==> v1 <==
==> flow/design.v (excerpt) <==
module median
#(
    parameter MEM_DATA_WIDTH = 32,
    parameter LUT_ADDR_WIDTH = 10,  
    parameter MEM_ADDR_WIDTH = 10,  
    parameter PIXEL_DATA_WIDTH = 8,
    parameter IMG_WIDTH  = 320,
    parameter IMG_HEIGHT = 320
)(
    input clk,  
    input rst_n,  
    input [31:0] word0,
    input [31:0] word1,
    input [31:0] word2,
    output [PIXEL_DATA_WIDTH-1:0] pixel1,
    output [PIXEL_DATA_WIDTH-1:0] pixel2,
    output [PIXEL_DATA_WIDTH-1:0] pixel3,
    output [PIXEL_DATA_WIDTH-1:0] pixel4,
    output [LUT_ADDR_WIDTH-1:0] raddr_a,
    output [LUT_ADDR_WIDTH-1:0] raddr_b,
    output [LUT_ADDR_WIDTH-1:0] raddr_c,
    output [MEM_ADDR_WIDTH-1:0] waddr
);
    wire [PIXEL_DATA_WIDTH-1:0] x2_y1;
    wire [PIXEL_DATA_WIDTH-1:0] x2_y0;
    wire [PIXEL_DATA_WIDTH-1:0] x2_ym1;
    wire [PIXEL_DATA_WIDTH-1:0] x1_y1;
    wire [PIXEL_DATA_WIDTH-1:0] x1_y0;
    wire [PIXEL_DATA_WIDTH-1:0] x1_ym1;
    wire [PIXEL_DATA_WIDTH-1:0] x0_y1;
    wire [PIXEL_DATA_WIDTH-1:0] x0_y0;
    wire [PIXEL_DATA_WIDTH-1:0] x0_ym1;
    wire [PIXEL_DATA_WIDTH-1:0] xm1_y1;
    wire [PIXEL_DATA_WIDTH-1:0] xm1_y0;
    wire [PIXEL_DATA_WIDTH-1:0] xm1_ym1;
    assign x2_y1   = word0[PIXEL_DATA_WIDTH-1:0];
    assign x2_y0   = word1[PIXEL_DATA_WIDTH-1:0];
    assign x2_ym1  = word2[PIXEL_DATA_WIDTH-1:0];
    assign x1_y1   = word0[(PIXEL_DATA_WIDTH*2)-1:PIXEL_DATA_WIDTH];
    assign x1_y0   = word1[(PIXEL_DATA_WIDTH*2)-1:PIXEL_DATA_WIDTH];
    assign x1_ym1  = word2[(PIXEL_DATA_WIDTH*2)-1:PIXEL_DATA_WIDTH];
    assign x0_y1   = word0[(PIXEL_DATA_WIDTH*3)-1:(PIXEL_DATA_WIDTH*2)];
    assign x0_y0   = word1[(PIXEL_DATA_WIDTH*3)-1:(PIXEL_DATA_WIDTH*2)];
    assign x0_ym1  = word2[(PIXEL_DATA_WIDTH*3)-1:(PIXEL_DATA_WIDTH*2)];
    assign xm1_y1  = word0[(PIXEL_DATA_WIDTH*4)-1:(PIXEL_DATA_WIDTH*3)];
    assign xm1_y0  = word1[(PIXEL_DATA_WIDTH*4)-1:(PIXEL_DATA_WIDTH*3)];
    assign xm1_ym1 = word2[(PIXEL_DATA_WIDTH*4)-1:(PIXEL_DATA_WIDTH*3)];
    wire [PIXEL_DATA_WIDTH-1:0] c3l;
    wire [PIXEL_DATA_WIDTH-1:0] c3h;
  ...
clock: 35.4 ns
lec_check: 0
cap_margin: 20
cell_pad_in_sites_global_placement: 2
core_margin: 2
core_utilization: 69
slew_margin: 20
tns_end_percent: 70
run.sh (not shown) runs the stock make flow with config.mk's settings and CLKGATE_MAP_FILE=.
==> inputs of v22, as changes to v1 <==
==> flow/config.mk (replaced) <==
export PLATFORM = sky130hd
export DESIGN_NAME = median
export DESIGN_NICKNAME = median
export VERILOG_FILES = /design/flow/design.v
export SDC_FILE = /design/flow/constraint.sdc
export NUM_CORES = 4
export LEC_CHECK = 0
export CAP_MARGIN = 5
export CORE_MARGIN = 2
export CORE_UTILIZATION = 68
export CTS_CLUSTER_DIAMETER = 48
export CTS_CLUSTER_SIZE = 40
export SLEW_MARGIN = 20
==> flow/constraint.sdc (replaced) <==
create_clock -name core_clock -period 17.4 [get_ports {clk}]
set_input_delay 3.4800 -clock core_clock [delete_from_list [all_inputs] [get_ports {clk}]]
set_output_delay 3.4800 -clock core_clock [all_outputs]
set_load 0.01 [all_outputs]
==> inputs of v23, as changes to v1 <==
--- a/flow/config.mk
+++ b/flow/config.mk
@@ -6,8 +6,10 @@
 export NUM_CORES = 4
 export LEC_CHECK = 0
+export ABC_AREA = 1
 export CAP_MARGIN = 20
-export CELL_PAD_IN_SITES_GLOBAL_PLACEMENT = 2
 export CORE_MARGIN = 2
-export CORE_UTILIZATION = 69
+export CORE_UTILIZATION = 71
+export CTS_CLUSTER_DIAMETER = 46
+export CTS_CLUSTER_SIZE = 75
+export MAX_ROUTING_LAYER = met4
 export SLEW_MARGIN = 20
-export TNS_END_PERCENT = 70
==> flow/constraint.sdc (replaced) <==
create_clock -name core_clock -period 17.9 [get_ports {clk}]
set_input_delay 3.5800 -clock core_clock [delete_from_list [all_inputs] [get_ports {clk}]]
set_output_delay 3.5800 -clock core_clock [all_outputs]
set_load 0.01 [all_outputs]
==> comparison table <==
| item | v1 | v22 | v23 |
|---|---|---|---|
| Result of the run | stopped before the end | stopped before the end | stopped before the end |
| Failing step | global placement without I/O (3_1_place_gp_skip_io) | clock tree synthesis (4_1_cts) | global routing (5_1_grt) |
| Arithmetic-cell share of the synthesized area counting full adders, half adders and majority gates | 23.4% | 23.4% | 24.4% |
| Nets in the synthesized netlist | 3620 | 3620 | 4084 |
| Chip width | 188 um | 189 um | 181 um |
| Sum of net half-perimeters after detailed placement | - | 86300 um | 60400 um |
| Core Density at Floorplan | 69.8% | 69.3% | 72.5% |
| Sequential area share after synthesis | 13.4% | 13.4% | 14.0% |
| Placeable Area | 0.0334 mm2 | 0.0337 mm2 | 0.0307 mm2 |
| Die area | 0.0353 mm2 | 0.0358 mm2 | 0.0328 mm2 |
| Synth Cell Area | 0.0234 mm2 | 0.0234 mm2 | 0.0223 mm2 |
| Cell count after placement | - | 4357 | 4276 |
| Area share of xor/xnor cells in the synthesized design | 2.81% | 2.81% | 1.69% |
| Mean area per synthesized cell | 7.56 um2 | 7.56 um2 | 6.27 um2 |
| Ys cells | 3090 | 3090 | 3554 |
| Post-synthesis chip area from yosys | 0.0234 mm2 | 0.0234 mm2 | 0.0223 mm2 |


==> inputs of amber <==
Starting RTL as in the previous note.
clock: 23.7 ns
lec_check: 0
cap_margin: 20
core_margin: 2
core_utilization: 72
cts_cluster_diameter: 95
cts_cluster_size: 14
place_density: 0.66
setup_slack_margin: 3.27
slew_margin: 20
==> garnet: changes against amber <==
--- a/flow/config.mk
+++ b/flow/config.mk
@@ -8,8 +8,4 @@
 export CAP_MARGIN = 20
 export CORE_MARGIN = 2
-export CORE_UTILIZATION = 72
-export CTS_CLUSTER_DIAMETER = 95
-export CTS_CLUSTER_SIZE = 14
-export PLACE_DENSITY = 0.66
-export SETUP_SLACK_MARGIN = 3.27
+export CORE_UTILIZATION = 64
 export SLEW_MARGIN = 20
==> flow/constraint.sdc (replaced) <==
create_clock -name core_clock -period 14.2 [get_ports {clk}]
set_input_delay 2.8400 -clock core_clock [delete_from_list [all_inputs] [get_ports {clk}]]
set_output_delay 2.8400 -clock core_clock [all_outputs]
set_load 0.01 [all_outputs]
==> raven: changes against amber <==
--- a/flow/config.mk
+++ b/flow/config.mk
@@ -8,8 +8,4 @@
 export CAP_MARGIN = 20
 export CORE_MARGIN = 2
-export CORE_UTILIZATION = 72
-export CTS_CLUSTER_DIAMETER = 95
-export CTS_CLUSTER_SIZE = 14
-export PLACE_DENSITY = 0.66
-export SETUP_SLACK_MARGIN = 3.27
+export CORE_UTILIZATION = 41
 export SLEW_MARGIN = 20
==> flow/constraint.sdc (replaced) <==
create_clock -name core_clock -period 29.3 [get_ports {clk}]
set_input_delay 5.8600 -clock core_clock [delete_from_list [all_inputs] [get_ports {clk}]]
set_output_delay 5.8600 -clock core_clock [all_outputs]
set_load 0.01 [all_outputs]
==> qor summary <==
	raven	garnet	amber
Site Rows	87	69	65
Post-place setup slack	-0.8151 ns	-7.826 ns	-1.345 ns
H-tree depth	4	-	4
Postcts setup bufs	3	-	84
Starting density of the core	41.41%	65.33%	73.62%
Total of cells resized after clock tree synthesis	12	-	189
Overall chip area	58880 µm²	38030 µm²	33890 µm²
Height of the chip	242.7 µm	195.0 µm	184.1 µm
TritonCTS Buffers	17	-	17
DP Cell Count	3981	4593	3776
Count of buffers inserted at the top-level ports	169	169	169
Clock sink count	125	-	125
Detailed placement HPWL	69.29 mm	90.03 mm	67.15 mm
Total core area	56390 µm²	35740 µm²	31720 µm²
Area fraction in and, or, nand and nor cells	17.79%	17.79%	17.79%
CTS Root Buffer Type	sky130_fd_sc_hd__clkbuf_16	-	sky130_fd_sc_hd__clkbuf_16
Total of hold buffers inserted after clock tree synthesis	0	-	0
Maximum clock insertion buffer count	2	-	2
Area after DPL	26080 µm²	33510 µm²	27130 µm²
Die W	242.7 µm	195.0 µm	184.1 µm
Result of the run	finished clean	did not finish	did not finish
Failing step	-	4_1_cts	5_1_grt
Synth Area in Adders	23.42%	23.42%	23.42%
GP Congestion	1.015	1.091	1.100


==> job 4451: inputs <==
Starting RTL as in the previous note.
Settings: LEC_CHECK=0, ABC_AREA=1, CAP_MARGIN=20, CORE_MARGIN=2, CORE_UTILIZATION=69, CTS_CLUSTER_DIAMETER=347, CTS_CLUSTER_SIZE=95, SLEW_MARGIN=20, TNS_END_PERCENT=10; clock period 19.6 ns.
==> inputs of job 1231, as changes to job 4451 <==
- CORE_UTILIZATION: 69 -> 71
- CTS_CLUSTER_DIAMETER: 347 -> default
- CTS_CLUSTER_SIZE: 95 -> default
- MAX_ROUTING_LAYER: default -> met4
- TNS_END_PERCENT: 10 -> default
==> flow/constraint.sdc (replaced) <==
create_clock -name core_clock -period 21.6 [get_ports {clk}]
set_input_delay 4.3200 -clock core_clock [delete_from_list [all_inputs] [get_ports {clk}]]
set_output_delay 4.3200 -clock core_clock [all_outputs]
set_load 0.01 [all_outputs]
==> inputs of job 6384, as changes to job 4451 <==
- CORE_ASPECT_RATIO: default -> 1.76
- CORE_UTILIZATION: 69 -> 46
- CTS_CLUSTER_DIAMETER: 347 -> 184
- CTS_CLUSTER_SIZE: 95 -> 100
- TNS_END_PERCENT: 10 -> default
==> flow/constraint.sdc (replaced) <==
create_clock -name core_clock -period 30.0 [get_ports {clk}]
set_input_delay 6.0000 -clock core_clock [delete_from_list [all_inputs] [get_ports {clk}]]
set_output_delay 6.0000 -clock core_clock [all_outputs]
set_load 0.01 [all_outputs]
==> inputs of job 1713, as changes to job 4451 <==
- ABC_AREA: 1 -> default
- CORE_UTILIZATION: 69 -> 70
- CTS_CLUSTER_DIAMETER: 347 -> 209
- CTS_CLUSTER_SIZE: 95 -> 36
- TNS_END_PERCENT: 10 -> default
==> flow/constraint.sdc (replaced) <==
create_clock -name core_clock -period 28.1 [get_ports {clk}]
set_input_delay 5.6200 -clock core_clock [delete_from_list [all_inputs] [get_ports {clk}]]
set_output_delay 5.6200 -clock core_clock [all_outputs]
set_load 0.01 [all_outputs]
==> results <==
| item | job 4451 | job 6384 | job 1713 | job 1231 |
|---|---|---|---|---|
| Status | failed layout checks | no timing/DRC/antenna violations | failed layout checks | no timing/DRC/antenna violations |
| Reasons for failing layout checks | setup timing | - | setup timing | - |
| Number of gates resized after cts | 30 | 0 | 17 | 5 |
| Count of placed standard cells including taps | 4,209 | 4,278 | 3,660 | 4,089 |
| Share of cell area taken by flip-flops and latches | 11.5% | 12.4% | 11.6% | 12.3% |
| Number of buffers and inverters on the critical path | 21 | 16 | 13 | 21 |
| Critical path's most frequent cell | sky130_fd_sc_hd__nand2_1 | sky130_fd_sc_hd__nand2_1 | sky130_fd_sc_hd__ha_1 | sky130_fd_sc_hd__nand2_1 |
| Number of cells on the worst reg-to-reg path | 36 | 38 | 44 | 37 |
| Number of global-route vias before repair | 25.5k | 23.6k | 24.4k | 24.0k |
| Final layout net count | 4,402 | 4,230 | 3,798 | 4,262 |
| Yosys cell count | 3,554 | 3,554 | 3,090 | 3,554 |
| Width of the die | 184 um | 170 um | 187 um | 181 um |
| R2R setup slack | 11.51 ns | 21.61 ns | 17.19 ns | 13.23 ns |
| FP Rows | 65 | 107 | 66 | 64 |
| Via count normalized by instance count | 6.36 | 5.54 | 6.92 | 6.17 |


==> trial 78: inputs <==
median again, from the RTL that the note above started with.
==> flow/design.v (excerpt) <==
module median
#(
    parameter MEM_DATA_WIDTH = 32,
    parameter LUT_ADDR_WIDTH = 10,  
    parameter MEM_ADDR_WIDTH = 10,  
    parameter PIXEL_DATA_WIDTH = 8,
    parameter IMG_WIDTH  = 320,
    parameter IMG_HEIGHT = 320
)(
    input clk,  
    input rst_n,  
    input [31:0] word0,
    input [31:0] word1,
    input [31:0] word2,
    output [PIXEL_DATA_WIDTH-1:0] pixel1,
    output [PIXEL_DATA_WIDTH-1:0] pixel2,
    output [PIXEL_DATA_WIDTH-1:0] pixel3,
    output [PIXEL_DATA_WIDTH-1:0] pixel4,
    output [LUT_ADDR_WIDTH-1:0] raddr_a,
    output [LUT_ADDR_WIDTH-1:0] raddr_b,
    output [LUT_ADDR_WIDTH-1:0] raddr_c,
    output [MEM_ADDR_WIDTH-1:0] waddr
);
    wire [PIXEL_DATA_WIDTH-1:0] x2_y1;
    wire [PIXEL_DATA_WIDTH-1:0] x2_y0;
    wire [PIXEL_DATA_WIDTH-1:0] x2_ym1;
    wire [PIXEL_DATA_WIDTH-1:0] x1_y1;
    wire [PIXEL_DATA_WIDTH-1:0] x1_y0;
    wire [PIXEL_DATA_WIDTH-1:0] x1_ym1;
    wire [PIXEL_DATA_WIDTH-1:0] x0_y1;
    wire [PIXEL_DATA_WIDTH-1:0] x0_y0;
    wire [PIXEL_DATA_WIDTH-1:0] x0_ym1;
    wire [PIXEL_DATA_WIDTH-1:0] xm1_y1;
    wire [PIXEL_DATA_WIDTH-1:0] xm1_y0;
    wire [PIXEL_DATA_WIDTH-1:0] xm1_ym1;
    assign x2_y1   = word0[PIXEL_DATA_WIDTH-1:0];
    assign x2_y0   = word1[PIXEL_DATA_WIDTH-1:0];
    assign x2_ym1  = word2[PIXEL_DATA_WIDTH-1:0];
    assign x1_y1   = word0[(PIXEL_DATA_WIDTH*2)-1:PIXEL_DATA_WIDTH];
  ...
clock: 16.7 ns
lec_check: 0
cap_margin: 35
cell_pad_in_sites_global_placement: 1
core_margin: 3
core_utilization: 68
cts_cluster_diameter: 140
cts_cluster_size: 97
min_routing_layer: met1
place_density_lb_addon: 0.02
setup_slack_margin: 1.81
slew_margin: 20
==> trial 88: changes against trial 78 <==
CAP_MARGIN = 20   (was 35)
CELL_PAD_IN_SITES_GLOBAL_PLACEMENT = not set   (was 1)
CORE_MARGIN = 2   (was 3)
CORE_UTILIZATION = 58   (was 68)
CTS_CLUSTER_DIAMETER = not set   (was 140)
CTS_CLUSTER_SIZE = not set   (was 97)
MIN_ROUTING_LAYER = not set   (was met1)
PLACE_DENSITY_LB_ADDON = not set   (was 0.02)
SETUP_SLACK_MARGIN = not set   (was 1.81)
==> flow/constraint.sdc (replaced) <==
create_clock -name core_clock -period 16.2 [get_ports {clk}]
set_input_delay 3.2400 -clock core_clock [delete_from_list [all_inputs] [get_ports {clk}]]
set_output_delay 3.2400 -clock core_clock [all_outputs]
set_load 0.01 [all_outputs]
==> trial 70: changes against trial 78 <==
ABC_AREA = 1   (was not set)
CAP_MARGIN = 20   (was 35)
CELL_PAD_IN_SITES_GLOBAL_PLACEMENT = not set   (was 1)
CORE_MARGIN = 2   (was 3)
CORE_UTILIZATION = 52   (was 68)
CTS_CLUSTER_DIAMETER = not set   (was 140)
CTS_CLUSTER_SIZE = 95   (was 97)
MIN_ROUTING_LAYER = not set   (was met1)
PLACE_DENSITY_LB_ADDON = not set   (was 0.02)
SETUP_SLACK_MARGIN = not set   (was 1.81)
==> flow/constraint.sdc (replaced) <==
create_clock -name core_clock -period 27.1 [get_ports {clk}]
set_input_delay 5.4200 -clock core_clock [delete_from_list [all_inputs] [get_ports {clk}]]
set_output_delay 5.4200 -clock core_clock [all_outputs]
set_load 0.01 [all_outputs]
==> trial 56: changes against trial 78 <==
ABC_AREA = 1   (was not set)
CAP_MARGIN = 20   (was 35)
CELL_PAD_IN_SITES_GLOBAL_PLACEMENT = not set   (was 1)
CORE_MARGIN = 2   (was 3)
CORE_UTILIZATION = 71   (was 68)
CTS_CLUSTER_DIAMETER = 30   (was 140)
CTS_CLUSTER_SIZE = 71   (was 97)
MAX_ROUTING_LAYER = met4   (was not set)
MIN_ROUTING_LAYER = not set   (was met1)
PLACE_DENSITY_LB_ADDON = not set   (was 0.02)
SETUP_SLACK_MARGIN = not set   (was 1.81)
==> flow/constraint.sdc (replaced) <==
create_clock -name core_clock -period 17.6 [get_ports {clk}]
set_input_delay 3.5200 -clock core_clock [delete_from_list [all_inputs] [get_ports {clk}]]
set_output_delay 3.5200 -clock core_clock [all_outputs]
set_load 0.01 [all_outputs]
==> results <==
item                                                                                   trial 70                trial 88                trial 78                  trial 56
Status                                                                           finished clean  stopped before the end  stopped before the end    stopped before the end
Stage where the flow stopped                                                                  -                 5_1_grt    3_1_place_gp_skip_io                   5_1_grt
Total placed cells including tap cells                                                     4206                    4591                       -                      4293
Total clock sinks                                                                           125                     125                       -                       125
Post-detailed-placement cell area                                                    0.0245 mm²              0.0331 mm²                       -                0.0261 mm²
TritonCTS buffer count                                                                       17                      17                       -                        17
Post-synthesis cell type with the largest instance count               sky130_fd_sc_hd__nand2_1   sky130_fd_sc_hd__ha_1   sky130_fd_sc_hd__ha_1  sky130_fd_sc_hd__nand2_1
Mean Syn Cell Area                                                                     6.27 µm²                7.56 µm²                7.56 µm²                  6.27 µm²
Netlist area before placement                                                        0.0223 mm²              0.0234 mm²              0.0234 mm²                0.0223 mm²
Total die size                                                                       0.0445 mm²              0.0419 mm²              0.0366 mm²                0.0328 mm²
Number of buffers inserted for hold repair after clock tree synthesis                         0                       0                       -                         0
Number of gates given a new drive strength after cts                                          0                     524                       -                       265
Width of the die                                                                         211 µm                  205 µm                  191 µm                    181 µm
Sequential-to-total area share from yosys stat                                            0.140                   0.134                   0.134                     0.140
